// top_cmd_uart
module top_cmd_uart #(
    parameter integer CLOCK_FREQ = 100_000_000,
    parameter integer BAUD_RATE  = 115200
)(
    input  logic       clk,
    input  logic       reset,
    input  logic       RxD,
    output logic       TxD,
    output logic [7:0] led
);
    logic [7:0] rx_byte;
    logic       rx_valid;
    Rx #(
        .clk_freq  (CLOCK_FREQ),
        .baud_rate (BAUD_RATE)
    ) u_rx (
        .clk_fpga   (clk),
        .reset      (reset),
        .RxD        (RxD),
        .RxData     (rx_byte),
        .data_valid (rx_valid)
    );
    logic [7:0] tx_data;
    logic       tx_start;
    logic       tx_free;
    Tx #(
        .CLOCK_FREQ (CLOCK_FREQ),
        .BAUD_RATE  (BAUD_RATE)
    ) u_tx (
        .clk    (clk),
        .reset  (reset),
        .ready  (tx_start),
        .tx_data(tx_data),
        .TxD    (TxD),
        .tdre   (tx_free)
    );
    logic       cmd_ready;
    logic       seq_sel;      
    logic [7:0] n_value;
    logic       cmd_ack;
    command_parser u_parser (
        .clk      (clk),
        .reset    (reset),
        .rx_byte  (rx_byte),
        .rx_valid (rx_valid),
        .cmd_ack  (cmd_ack),
        .cmd_ready(cmd_ready),
        .seq_sel  (seq_sel),
        .n_value  (n_value)
    );
    logic        pad_start, pad_done;
    logic [31:0] pad_res;
    padovan_unit u_pad (
        .clk    (clk),
        .reset  (reset),
        .start  (pad_start),
        .n      (n_value),
        .result (pad_res),
        .done   (pad_done)
    );
    logic        mos_start, mos_done;
    logic [31:0] mos_res;
    moser_unit u_mos (
        .clk    (clk),
        .reset  (reset),
  ...
clock: 2.25 ns
lec_check: 0
abc_area: 1
cap_margin: 20
core_margin: 2
core_utilization: 72
slew_margin: 20
tns_end_percent: 5
run.sh (not shown) runs the stock make flow with config.mk's settings and CLKGATE_MAP_FILE=.
The starting point produced a layout that fails on setup timing.
Then changed:
ABC_AREA = unset   (was 1)
CTS_CLUSTER_SIZE = 15   (was unset)
SETUP_SLACK_MARGIN = -0.19   (was unset)
SLEW_MARGIN = 40   (was 20)
TNS_END_PERCENT = unset   (was 5)
The new run completed, yet does not pass: setup timing.
Routed wire length is higher by 24%.
Setup slack degrades by 0.15 ns.
Utilization increases by 9.0 points.
Register-to-register slack loses 0.15 ns.
Die size shrinks by 5.7%.
Global-route usage went up by 4.2 points.
Count of clock-buffer cells in the layout went down by 8.
Then changed:
ABC_AREA = 1   (was unset)
CORE_UTILIZATION = 71   (was 72)
CTS_CLUSTER_SIZE = unset   (was 15)
SETUP_SLACK_MARGIN = -0.22   (was -0.19)
SLEW_MARGIN = 20   (was 40)
Result: The new run ran to the end with violations: setup timing. Routed wire length falls by 22%. Setup slack improved by 0.17 ns. Total power falls by 0.80%. Critical path depth is unchanged. Synthesized area rises by 6.2%. Global-route usage falls by 6.3 points.
Then changed:
ABC_AREA = unset   (was 1)
SETUP_SLACK_MARGIN = 0.33   (was -0.22)
clock period = 3.01 ns   (was 2.25 ns; I/O delays follow)
Now the flow passed the timing, design-rule and antenna checks. Final cell count drops by 24%. Hold slack gets better by 0.0072 ns. Total power drops by 25%. Global-route usage went down by 0.21 points. Synthesized area shrinks by 5.9%. Cell area fell by 3.9%. Critical path depth came out lower by 3. Via count falls by 15%. Die size falls by 5.7%. Clock skew hardly moves.


Starting RTL as in the previous note.
Settings: LEC_CHECK=0, ABC_AREA=1, CAP_MARGIN=20, CORE_MARGIN=2, CORE_UTILIZATION=72, PLACE_DENSITY_LB_ADDON=0.02, SETUP_SLACK_MARGIN=0.67, SLEW_MARGIN=20; clock period 2.59 ns.
The first run died in global routing, error ODB-0269.
Edit:
CTS_CLUSTER_SIZE = 10   (was unset)
PLACE_DENSITY_LB_ADDON = unset   (was 0.02)
SETUP_SLACK_MARGIN = unset   (was 0.67)
clock period = 2.25 ns   (was 2.59 ns; I/O delays follow)
What happened: With this change the flow finished but fails on negative setup slack. Die size is unchanged. Synthesized cell count is unchanged. Area after synthesis is unchanged.
Edit:
CORE_UTILIZATION = 71   (was 72)
SETUP_SLACK_MARGIN = 0.33   (was unset)
What happened: The changed run ended with an error in global routing with GRT-0232. Synthesized area does not change. Die area is higher by about 1.4%. Synthesized cell count does not change.


## v6
Starting RTL as in the previous note.
clock: 12.9 ns
lec_check: 0
cap_margin: 20
core_margin: 2
core_utilization: 27
slew_margin: 20
Setup changes, v6 to v7
Settings: CORE_UTILIZATION: 27 -> 40; the clock period (ns, I/O delays scaled along): 12.9 -> 4.72.
==> comparison <==
v7 reached the final stage; the timing, design-rule and antenna checks on its layout passed. Compared with v6, v7 has less setup slack. Cmp v7 and v6 / required time of the worst setup path / higher: v6. Relative to v6, the met3 layer usage reported by global route of v7 is higher by 0.64 points.


## try-maple
top_cmd_uart again, from the RTL that the note above started with.
==> flow/design.v (excerpt) <==
module top_cmd_uart #(
    parameter integer CLOCK_FREQ = 100_000_000,
    parameter integer BAUD_RATE  = 115200
)(
    input  logic       clk,
    input  logic       reset,
    input  logic       RxD,
    output logic       TxD,
    output logic [7:0] led
);
    logic [7:0] rx_byte;
    logic       rx_valid;
    Rx #(
        .clk_freq  (CLOCK_FREQ),
        .baud_rate (BAUD_RATE)
    ) u_rx (
        .clk_fpga   (clk),
        .reset      (reset),
        .RxD        (RxD),
        .RxData     (rx_byte),
        .data_valid (rx_valid)
    );
    logic [7:0] tx_data;
    logic       tx_start;
    logic       tx_free;
    Tx #(
        .CLOCK_FREQ (CLOCK_FREQ),
        .BAUD_RATE  (BAUD_RATE)
    ) u_tx (
        .clk    (clk),
        .reset  (reset),
        .ready  (tx_start),
        .tx_data(tx_data),
        .TxD    (TxD),
        .tdre   (tx_free)
    );
    logic       cmd_ready;
    logic       seq_sel;      
    logic [7:0] n_value;
    logic       cmd_ack;
    command_parser u_parser (
        .clk      (clk),
        .reset    (reset),
        .rx_byte  (rx_byte),
        .rx_valid (rx_valid),
        .cmd_ack  (cmd_ack),
        .cmd_ready(cmd_ready),
        .seq_sel  (seq_sel),
        .n_value  (n_value)
    );
  ...
Settings: LEC_CHECK=0, ABC_AREA=1, CAP_MARGIN=20, CORE_MARGIN=2, CORE_UTILIZATION=71, CTS_CLUSTER_SIZE=97, SETUP_SLACK_MARGIN=0.33, SLEW_MARGIN=20; clock period 2.3 ns.
Ran to the end and failed final checks on setup timing: try-maple.
Edits applied to the flow inputs when going from try-maple to try-yarrow:
# try-maple
export LEC_CHECK = 0
export ABC_AREA = 1
export CAP_MARGIN = 20
export CORE_MARGIN = 2
export CORE_UTILIZATION = 71
export CTS_CLUSTER_SIZE = 97
export SETUP_SLACK_MARGIN = 0.33
export SLEW_MARGIN = 20
create_clock -name core_clock -period 2.3 [get_ports {clk}]
# try-yarrow
export LEC_CHECK = 0
export ABC_AREA = 1
export CAP_MARGIN = 20
export CORE_MARGIN = 2
export CORE_UTILIZATION = 71
export SETUP_SLACK_MARGIN = -0.19
export SLEW_MARGIN = 20
create_clock -name core_clock -period 2.25 [get_ports {clk}]
Results
From the logs: try-yarrow reached the end of the flow and failed the layout checks with setup timing. try-yarrow against try-maple; per-cell via count in the routed design is down by more than 10%. For try-maple, the highest routed metal layer was met5, unlike try-yarrow, where it was met4. Cmp try-yarrow vs try-maple: estimated wirelength of the detail-placed design lower in try-yarrow. Side by side, share of cell area taken by multi-input logic gates turned out lower in try-yarrow than in try-maple.
The following lists how try-quartz was set up differently from try-yarrow:
# try-yarrow
export LEC_CHECK = 0
export ABC_AREA = 1
export CAP_MARGIN = 20
export CORE_MARGIN = 2
export CORE_UTILIZATION = 71
export SETUP_SLACK_MARGIN = -0.19
export SLEW_MARGIN = 20
create_clock -name core_clock -period 2.25 [get_ports {clk}]
# try-quartz
export LEC_CHECK = 0
export ABC_AREA = 1
export CAP_MARGIN = 5
export CELL_PAD_IN_SITES_DETAIL_PLACEMENT = 0
export CORE_MARGIN = 4
export CORE_UTILIZATION = 66
export GPL_ROUTABILITY_DRIVEN = 1
export GPL_TIMING_DRIVEN = 1
export MAX_ROUTING_LAYER = met5
export PLACE_DENSITY_LB_ADDON = 0.15
export SETUP_SLACK_MARGIN = 0.56
export SLEW_MARGIN = 20
create_clock -name core_clock -period 2.25 [get_ports {clk}]
==> comparison <==
- try-quartz ran in full, but the layout does not pass; the checks complain about setup timing.
- Side by side, power share of the clock group turned out lower in try-quartz than in try-yarrow.
- [compare] base=try-yarrow new=try-quartz: first-pass GRT wire length went up; arrival time reported for the critical path endpoint increased by 180 ps relative to the old numbers; clock period minus worst slack picked up an extra 140 ps; post-route fraction of the period consumed by the critical path climbed 6.3 points.
- try-quartz ended up with combinational gates as its largest cell class by area; try-yarrow ended up with sequential cells.
- Changes observed in try-quartz relative to try-yarrow: met2 track utilization from global routing up 6.7 points; sequential share of layout area dropped 9.7 points; met3 track demand over resource in global routing fell 0.17 points.
- The timing startpoint of the critical path comes out u_parser.tens[1]$_DFFE_PP0P_ in one run and u_parser.tens[3]$_DFFE_PP0P_ in the other, namely in try-quartz and try-yarrow respectively.
The following lists how try-cedar was set up differently from try-quartz:
# try-quartz
export LEC_CHECK = 0
export ABC_AREA = 1
export CAP_MARGIN = 5
export CELL_PAD_IN_SITES_DETAIL_PLACEMENT = 0
export CORE_MARGIN = 4
export CORE_UTILIZATION = 66
export GPL_ROUTABILITY_DRIVEN = 1
export GPL_TIMING_DRIVEN = 1
export MAX_ROUTING_LAYER = met5
export PLACE_DENSITY_LB_ADDON = 0.15
export SETUP_SLACK_MARGIN = 0.56
export SLEW_MARGIN = 20
create_clock -name core_clock -period 2.25 [get_ports {clk}]
# try-cedar
export LEC_CHECK = 0
export ABC_AREA = 1
export CAP_MARGIN = 5
export CELL_PAD_IN_SITES_DETAIL_PLACEMENT = 0
export CORE_MARGIN = 2
export CORE_UTILIZATION = 72
export CTS_CLUSTER_DIAMETER = 400
export GPL_ROUTABILITY_DRIVEN = 1
export GPL_TIMING_DRIVEN = 1
export MAX_ROUTING_LAYER = met5
export PLACE_DENSITY = 0.41
export SETUP_SLACK_MARGIN = -0.21
export SLEW_MARGIN = 30
create_clock -name core_clock -period 2.25 [get_ports {clk}]
## What came out
try-quartz finished all stages; layout check result: FAIL, due to setup timing. try-cedar ran in full, but the layout does not pass; the checks complain about setup timing. In the metrics for try-quartz and try-cedar, the one carrying the lower number of global-route vias before repair is try-cedar. [compare] base=try-quartz new=try-cedar: final design utilization -12 points, area growth from synthesis to layout -30 points, clock power share +0.3 points.


top_cmd_uart again, from the RTL that the note above started with.
clock: 2.56 ns
lec_check: 0
abc_area: 1
cap_margin: 20
core_margin: 2
core_utilization: 72
cts_cluster_diameter: 385
setup_slack_margin: 0.51
slew_margin: 20
The first run finished but fails on negative setup slack.
==> next run, changes <==
- ABC_AREA: 1 -> not set
- CORE_UTILIZATION: 72 -> 18
- CTS_CLUSTER_DIAMETER: 385 -> not set
- SETUP_SLACK_MARGIN: 0.51 -> not set
- clock period: 2.56 -> 14.0 ns (I/O delays scaled with it)
=> This time the run finished clean. Design area decreases by roughly a tenth. Combinational power decreases by well over a third. Sequential power decreases by well over a third. Synthesized area decreases by a few percent. Critical path depth decreases by 5. Routed wire length decreases by well over a third. Die size increases to 3.7 times its value. Clock skew decreases by 0.017 ns. Clock power decreases by well over a third. Setup slack gains 9.4 ns. Non-clock buffer count decreases by 96.
==> next run, changes <==
- CORE_UTILIZATION: 18 -> 67
- clock period: 14.0 -> 4.05 ns (I/O delays scaled with it)
After rerunning:
- The changed run went through all stages and came out clean
- die area is lower by 72%
- worst hold slack stays flat
- area after synthesis stays the same
- global-route usage goes up by 19 points
- synthesized cell count stays the same
- clock skew fell by 0.011 ns
==> next run, changes <==
- CORE_UTILIZATION: 67 -> 68
- clock period: 4.05 -> 2.94 ns (I/O delays scaled with it)
Cell area goes up by 0.89%.
Wire length goes down by 0.33%.
Utilization rises by 2.8 points.
Non-clock buffer count went up by 29.
Sequential share of layout area came out lower by 0.45 points.
==> next run, changes <==
- CORE_UTILIZATION: 68 -> 72
- PLACE_DENSITY_LB_ADDON: not set -> 0.0
- clock period: 2.94 -> 2.25 ns (I/O delays scaled with it)
=> This time the run never finished: it broke off in 5_1_grt, error DPL-0033; area after synthesis is unchanged; die size shrinks by 5.4%; synthesized cell count does not change.


build 56:
top_cmd_uart again, from the RTL that the note above started with.
==> flow/config.mk <==
export PLATFORM = sky130hd
export DESIGN_NAME = top_cmd_uart
export DESIGN_NICKNAME = top_cmd_uart
export VERILOG_FILES = /design/flow/design.v
export SDC_FILE = /design/flow/constraint.sdc
export NUM_CORES = 4
export LEC_CHECK = 0
export ABC_AREA = 1
export CAP_MARGIN = 5
export CELL_PAD_IN_SITES_DETAIL_PLACEMENT = 0
export CORE_MARGIN = 4
export CORE_UTILIZATION = 66
export GPL_ROUTABILITY_DRIVEN = 1
export GPL_TIMING_DRIVEN = 0
export MAX_ROUTING_LAYER = met5
export PLACE_DENSITY_LB_ADDON = 0.15
export SETUP_SLACK_MARGIN = 0.15
export SLEW_MARGIN = 20
==> flow/constraint.sdc <==
create_clock -name core_clock -period 2.67 [get_ports {clk}]
set_input_delay 0.5340 -clock core_clock [delete_from_list [all_inputs] [get_ports {clk}]]
set_output_delay 0.5340 -clock core_clock [all_outputs]
set_load 0.01 [all_outputs]
Nothing crashed in build 56 and all stages finished; the problem is that the final layout failed, the offending checks being setup timing.
Inputs modified between build 56 and build 93:
Settings: GPL_TIMING_DRIVEN removed (was 0); GPL_ROUTABILITY_DRIVEN removed (was 1); CORE_MARGIN changed from 4 to 2; ABC_AREA removed (was 1); CORE_UTILIZATION changed from 66 to 58; SETUP_SLACK_MARGIN removed (was 0.15); MAX_ROUTING_LAYER removed (was met5); CELL_PAD_IN_SITES_DETAIL_PLACEMENT removed (was 0); PLACE_DENSITY_LB_ADDON removed (was 0.15); CAP_MARGIN changed from 5 to 20; the clock period (ns, I/O delays scaled along) changed from 2.67 to 5.67.
[summary]
Having completed the whole flow, build 93 delivered a layout that passed the timing, design-rule and antenna checks.
Build 93 vs. build 56: cell count decreased by 25% relative to the old numbers, path length in cells of the critical path shrank by 3, design area fell 1400 µm², wire length of the first global-routing pass went down about 16%.
Compared with build 56, build 93 shows a area added between synthesis and finish that is 2.2 points lower.
Post-detailed-route via-to-cell ratio (build 93 vs. build 56) increases by a few percent
Input changes introduced in build 79 (baseline for comparison: build 93):
Settings: a change of CORE_UTILIZATION from 58 to 71; an added SETUP_SLACK_MARGIN of -0.19; a change of the clock period (ns, I/O delays scaled along) from 5.67 to 2.25.
### Flow results
Across build 93 and build 79, a clean result was obtained everywhere but in build 79.
Power of build 79 exceeds that of build 93 by more than 100%.
Compared with build 93, in build 79 number of violations reported at the end of detailed-routing iteration 0 +578; final cycle utilization of the critical path +68 points.
Setup changes, build 79 to build 48
Settings: an added ABC_AREA of 1; an added CELL_PAD_IN_SITES_DETAIL_PLACEMENT of 0; a change of SLEW_MARGIN from 20 to 40; a change of CORE_UTILIZATION from 71 to 72; a change of SETUP_SLACK_MARGIN from -0.19 to -0.11; an added GPL_TIMING_DRIVEN of 1; an added PLACE_DENSITY_LB_ADDON of 0.15; a change of CAP_MARGIN from 20 to 5; an added CTS_CLUSTER_SIZE of 14; an added GPL_ROUTABILITY_DRIVEN of 1; an added MAX_ROUTING_LAYER of met5; an added CTS_CLUSTER_DIAMETER of 143.
Notes after the runs:
Build 48: flow complete, layout not clean; failing: setup timing. Share of synthesized area occupied by flip-flops and latches: build 48 vs build 79 down 3.3 points. Final instance count without filler cells (lower): build 79. Summary of build 48 over build 79: combinational share of power lower; power lower; fraction of met2 tracks used by global routing lower. Initial cell density of the core was higher in the run labelled build 48.
Here is what was changed in the inputs of build 7 compared with build 48.
Settings: clearing GPL_TIMING_DRIVEN, which used to be 1; clearing GPL_ROUTABILITY_DRIVEN, which used to be 1; swapping 40 for 20 in SLEW_MARGIN; clearing CTS_CLUSTER_DIAMETER, which used to be 143; clearing CELL_PAD_IN_SITES_DETAIL_PLACEMENT, which used to be 0; clearing MAX_ROUTING_LAYER, which used to be met5; swapping 5 for 20 in CAP_MARGIN; clearing PLACE_DENSITY_LB_ADDON, which used to be 0.15; clearing SETUP_SLACK_MARGIN, which used to be -0.11.
[summary]
Every stage of build 7 finished as expected; the final checks, on the other hand, flagged setup timing, which means the layout fails.
Going from build 48 to build 7, design area grew by a few percent.
Sequential fraction of design power in build 7 vs build 48: down 5.4 points
In build 7, slack of the critical path is higher than in build 48.
Power and IR drop assume default switching activity.
